==> garnet <==
==> flow/design.v <==
`timescale 1ns / 1ps
module gain_core #(
    parameter integer DWIDTH = 16,  
    parameter integer GWIDTH = 16,  
    parameter integer FBITS  = 12   
)(
    input  wire                     clk,
    input  wire                     rst_n,      
    input  wire                     ce,         
    input  wire                     en,         
    input  wire signed [DWIDTH-1:0] data_i,     
    input  wire signed [GWIDTH-1:0] data_gain,  
    output reg  signed [DWIDTH-1:0] data_o      
);
    wire signed [DWIDTH+GWIDTH-1:0] mult_raw;
    wire signed [DWIDTH+GWIDTH-1:0] mult_rounded;
    wire signed [DWIDTH+GWIDTH-1-FBITS:0] mult_scaled;
    localparam signed [DWIDTH-1:0] MAX_VAL = {1'b0, {(DWIDTH-1){1'b1}}};  
    localparam signed [DWIDTH-1:0] MIN_VAL = {1'b1, {(DWIDTH-1){1'b0}}};  
    assign mult_raw = data_i * data_gain;
    assign mult_rounded = mult_raw + (1 << (FBITS-1));
    assign mult_scaled = mult_rounded >>> FBITS;
    always @(posedge clk) begin
        if (!rst_n) begin
            data_o <= 0;
        end else if (ce) begin
            if (!en) begin
                data_o <= data_i;
            end else begin
                if (mult_scaled > MAX_VAL) begin
                    data_o <= MAX_VAL;
                end else if (mult_scaled < MIN_VAL) begin
                    data_o <= MIN_VAL;
                end else begin
                    data_o <= mult_scaled[DWIDTH-1:0];
                end
            end
        end
    end
endmodule
`timescale 1ns / 1ps
module axis_gain_wrapper #(
    parameter integer C_S_AXI_DATA_WIDTH = 32,
    parameter integer C_S_AXI_ADDR_WIDTH = 4,
    parameter integer AUDIO_WIDTH        = 16,
    parameter integer GAIN_FBITS         = 12
)(
    input  wire aclk,
    input  wire aresetn,
    input  wire [31:0] s_axis_tdata,
    input  wire        s_axis_tlast,
    input  wire        s_axis_tvalid,
    output wire        s_axis_tready,
    output wire [31:0] m_axis_tdata,
    output wire        m_axis_tlast,
    output wire        m_axis_tvalid,
    input  wire        m_axis_tready,
    input  wire [C_S_AXI_ADDR_WIDTH-1:0] s_axi_awaddr,
    input  wire                          s_axi_awvalid,
    output reg                           s_axi_awready,
    input  wire [C_S_AXI_DATA_WIDTH-1:0] s_axi_wdata,
    input  wire [3:0]                    s_axi_wstrb,
    input  wire                          s_axi_wvalid,
    output reg                           s_axi_wready,
    output reg  [1:0]                    s_axi_bresp,
    output reg                           s_axi_bvalid,
    input  wire                          s_axi_bready,
    input  wire [C_S_AXI_ADDR_WIDTH-1:0] s_axi_araddr,
    input  wire                          s_axi_arvalid,
    output reg                           s_axi_arready,
    output reg  [C_S_AXI_DATA_WIDTH-1:0] s_axi_rdata,
    output reg  [1:0]                    s_axi_rresp,
    output reg                           s_axi_rvalid,
    input  wire                          s_axi_rready
);
    reg [31:0] reg_control;
    reg [31:0] reg_gain_l;
    reg [31:0] reg_gain_r;
    wire [1:0] addr_w = s_axi_awaddr[3:2];
    wire [1:0] addr_r = s_axi_araddr[3:2];
    always @(posedge aclk) begin
        if (!aresetn) begin
            s_axi_awready <= 1'b0;
            s_axi_wready  <= 1'b0;
            s_axi_bvalid  <= 1'b0;
            s_axi_bresp   <= 2'b00;
            reg_control <= 32'b0;
            reg_gain_l  <= 32'h0000_1000;  
            reg_gain_r  <= 32'h0000_1000;
        end else begin
            if (!s_axi_awready && s_axi_awvalid && s_axi_wvalid) begin
                s_axi_awready <= 1'b1;
                s_axi_wready  <= 1'b1;
                case (addr_w)
                    2'h0: reg_control <= s_axi_wdata;
                    2'h1: reg_gain_l  <= s_axi_wdata;
                    2'h2: reg_gain_r  <= s_axi_wdata;
                    default: ;
                endcase
            end else begin
                s_axi_awready <= 1'b0;
                s_axi_wready  <= 1'b0;
            end
            if (s_axi_awready && !s_axi_bvalid) begin
                s_axi_bvalid <= 1'b1;
                s_axi_bresp  <= 2'b00;
            end else if (s_axi_bready) begin
                s_axi_bvalid <= 1'b0;
            end
        end
    end
    always @(posedge aclk) begin
        if (!aresetn) begin
            s_axi_arready <= 1'b0;
            s_axi_rvalid  <= 1'b0;
            s_axi_rdata   <= 32'b0;
            s_axi_rresp   <= 2'b00;
        end else begin
            if (!s_axi_arready && s_axi_arvalid) begin
                s_axi_arready <= 1'b1;
                s_axi_rvalid  <= 1'b1;
                case (addr_r)
                    2'h0: s_axi_rdata <= reg_control;
                    2'h1: s_axi_rdata <= reg_gain_l;
                    2'h2: s_axi_rdata <= reg_gain_r;
                    default: s_axi_rdata <= 32'b0;
                endcase
            end else begin
                s_axi_arready <= 1'b0;
                if (s_axi_rvalid && s_axi_rready)
                    s_axi_rvalid <= 1'b0;
            end
        end
    end
    reg valid_d;
    reg last_d;
    wire stream_ready = m_axis_tready || !valid_d;
    assign s_axis_tready = stream_ready;
    assign m_axis_tvalid = valid_d;
    assign m_axis_tlast  = last_d;
    wire core_ce     = stream_ready;
    wire gain_enable = reg_control[0];
    gain_core #(
        .DWIDTH(AUDIO_WIDTH),
        .GWIDTH(16),
        .FBITS (GAIN_FBITS)
    ) u_gain_l (
        .clk       (aclk),
        .rst_n     (aresetn),
        .ce        (core_ce),
        .en        (gain_enable),
        .data_i    (s_axis_tdata[15:0]),
        .data_gain (reg_gain_l[15:0]),
        .data_o    (m_axis_tdata[15:0])
    );
    gain_core #(
        .DWIDTH(AUDIO_WIDTH),
        .GWIDTH(16),
        .FBITS (GAIN_FBITS)
    ) u_gain_r (
        .clk       (aclk),
        .rst_n     (aresetn),
        .ce        (core_ce),
        .en        (gain_enable),
        .data_i    (s_axis_tdata[31:16]),
        .data_gain (reg_gain_r[15:0]),
        .data_o    (m_axis_tdata[31:16])
    );
    always @(posedge aclk) begin
        if (!aresetn) begin
            valid_d <= 1'b0;
            last_d  <= 1'b0;
        end else if (stream_ready) begin
            valid_d <= s_axis_tvalid;
            last_d  <= s_axis_tlast;
        end
    end
endmodule
==> flow/run.sh <==
#!/bin/bash
# the make line also repeats each setting of config.mk as NAME=value (left out here)
make -C /OpenROAD-flow-scripts/flow DESIGN_CONFIG=/design/flow/config.mk WORK_HOME=/design/flow/orfs CLKGATE_MAP_FILE= finish
==> flow/config.mk <==
export PLATFORM = sky130hd
export DESIGN_NAME = axis_gain_wrapper
export DESIGN_NICKNAME = axis_gain_wrapper
export VERILOG_FILES = /design/flow/design.v
export SDC_FILE = /design/flow/constraint.sdc
export NUM_CORES = 4
export LEC_CHECK = 0
export CAP_MARGIN = 20
export CORE_MARGIN = 2
export CORE_UTILIZATION = 72
export CTS_CLUSTER_DIAMETER = 215
export CTS_CLUSTER_SIZE = 32
export PLACE_DENSITY = 0.64
export SETUP_SLACK_MARGIN = 1.85
export SLEW_MARGIN = 20
==> flow/constraint.sdc <==
create_clock -name core_clock -period 6.41 [get_ports {aclk}]
set_input_delay 1.2820 -clock core_clock [delete_from_list [all_inputs] [get_ports {aclk}]]
set_output_delay 1.2820 -clock core_clock [all_outputs]
set_load 0.01 [all_outputs]
==> inputs of indigo, as changes to garnet <==
--- a/flow/config.mk
+++ b/flow/config.mk
@@ -6,10 +6,11 @@
 export NUM_CORES = 4
 export LEC_CHECK = 0
-export CAP_MARGIN = 20
+export CAP_MARGIN = 30
 export CORE_MARGIN = 2
 export CORE_UTILIZATION = 72
-export CTS_CLUSTER_DIAMETER = 215
-export CTS_CLUSTER_SIZE = 32
+export CTS_CLUSTER_DIAMETER = 206
+export CTS_CLUSTER_SIZE = 37
 export PLACE_DENSITY = 0.64
-export SETUP_SLACK_MARGIN = 1.85
+export SETUP_SLACK_MARGIN = -0.46
 export SLEW_MARGIN = 20
+export TNS_END_PERCENT = 100
==> flow/constraint.sdc (replaced) <==
create_clock -name core_clock -period 5.43 [get_ports {aclk}]
set_input_delay 1.0860 -clock core_clock [delete_from_list [all_inputs] [get_ports {aclk}]]
set_output_delay 1.0860 -clock core_clock [all_outputs]
set_load 0.01 [all_outputs]
==> inputs of raven, as changes to garnet <==
--- a/flow/config.mk
+++ b/flow/config.mk
@@ -8,8 +8,7 @@
 export CAP_MARGIN = 20
 export CORE_MARGIN = 2
-export CORE_UTILIZATION = 72
-export CTS_CLUSTER_DIAMETER = 215
-export CTS_CLUSTER_SIZE = 32
-export PLACE_DENSITY = 0.64
-export SETUP_SLACK_MARGIN = 1.85
+export CORE_UTILIZATION = 40
+export CTS_CLUSTER_DIAMETER = 358
+export CTS_CLUSTER_SIZE = 78
+export PLACE_DENSITY = 0.37
 export SLEW_MARGIN = 20
==> flow/constraint.sdc (replaced) <==
create_clock -name core_clock -period 8.0 [get_ports {aclk}]
set_input_delay 1.6000 -clock core_clock [delete_from_list [all_inputs] [get_ports {aclk}]]
set_output_delay 1.6000 -clock core_clock [all_outputs]
set_load 0.01 [all_outputs]
==> inputs of violet, as changes to garnet <==
--- a/flow/config.mk
+++ b/flow/config.mk
@@ -6,10 +6,12 @@
 export NUM_CORES = 4
 export LEC_CHECK = 0
-export CAP_MARGIN = 20
+export ABC_AREA = 1
+export CAP_MARGIN = 0
 export CORE_MARGIN = 2
 export CORE_UTILIZATION = 72
-export CTS_CLUSTER_DIAMETER = 215
-export CTS_CLUSTER_SIZE = 32
+export CTS_CLUSTER_DIAMETER = 206
+export CTS_CLUSTER_SIZE = 37
 export PLACE_DENSITY = 0.64
-export SETUP_SLACK_MARGIN = 1.85
+export SETUP_SLACK_MARGIN = -0.46
 export SLEW_MARGIN = 20
+export TNS_END_PERCENT = 100
==> flow/constraint.sdc (replaced) <==
create_clock -name core_clock -period 5.43 [get_ports {aclk}]
set_input_delay 1.0860 -clock core_clock [delete_from_list [all_inputs] [get_ports {aclk}]]
set_output_delay 1.0860 -clock core_clock [all_outputs]
set_load 0.01 [all_outputs]
==> comparison <==
- raven completed with no timing, DRC or antenna violations. indigo reached the layout checks and failed them: setup timing. violet died in global routing (5_1_grt) on GRT-0232. garnet produced a layout that fails on setup timing.
- Combinational power: raven < garnet < indigo.
- Against garnet, the cell area of indigo is smaller by about 2%.
- The lowest via count belongs to raven, the highest to garnet.
- Total power: indigo > garnet > raven.
- The highest register-to-register slack belongs to raven, the lowest to indigo.
- The lowest sequential power belongs to raven, the highest to indigo.
- Hold slack: indigo > raven > garnet.
- The highest first-iteration DRC count belongs to garnet, the lowest to raven.
No activity file was given, so power comes from the tool's default toggle rates.
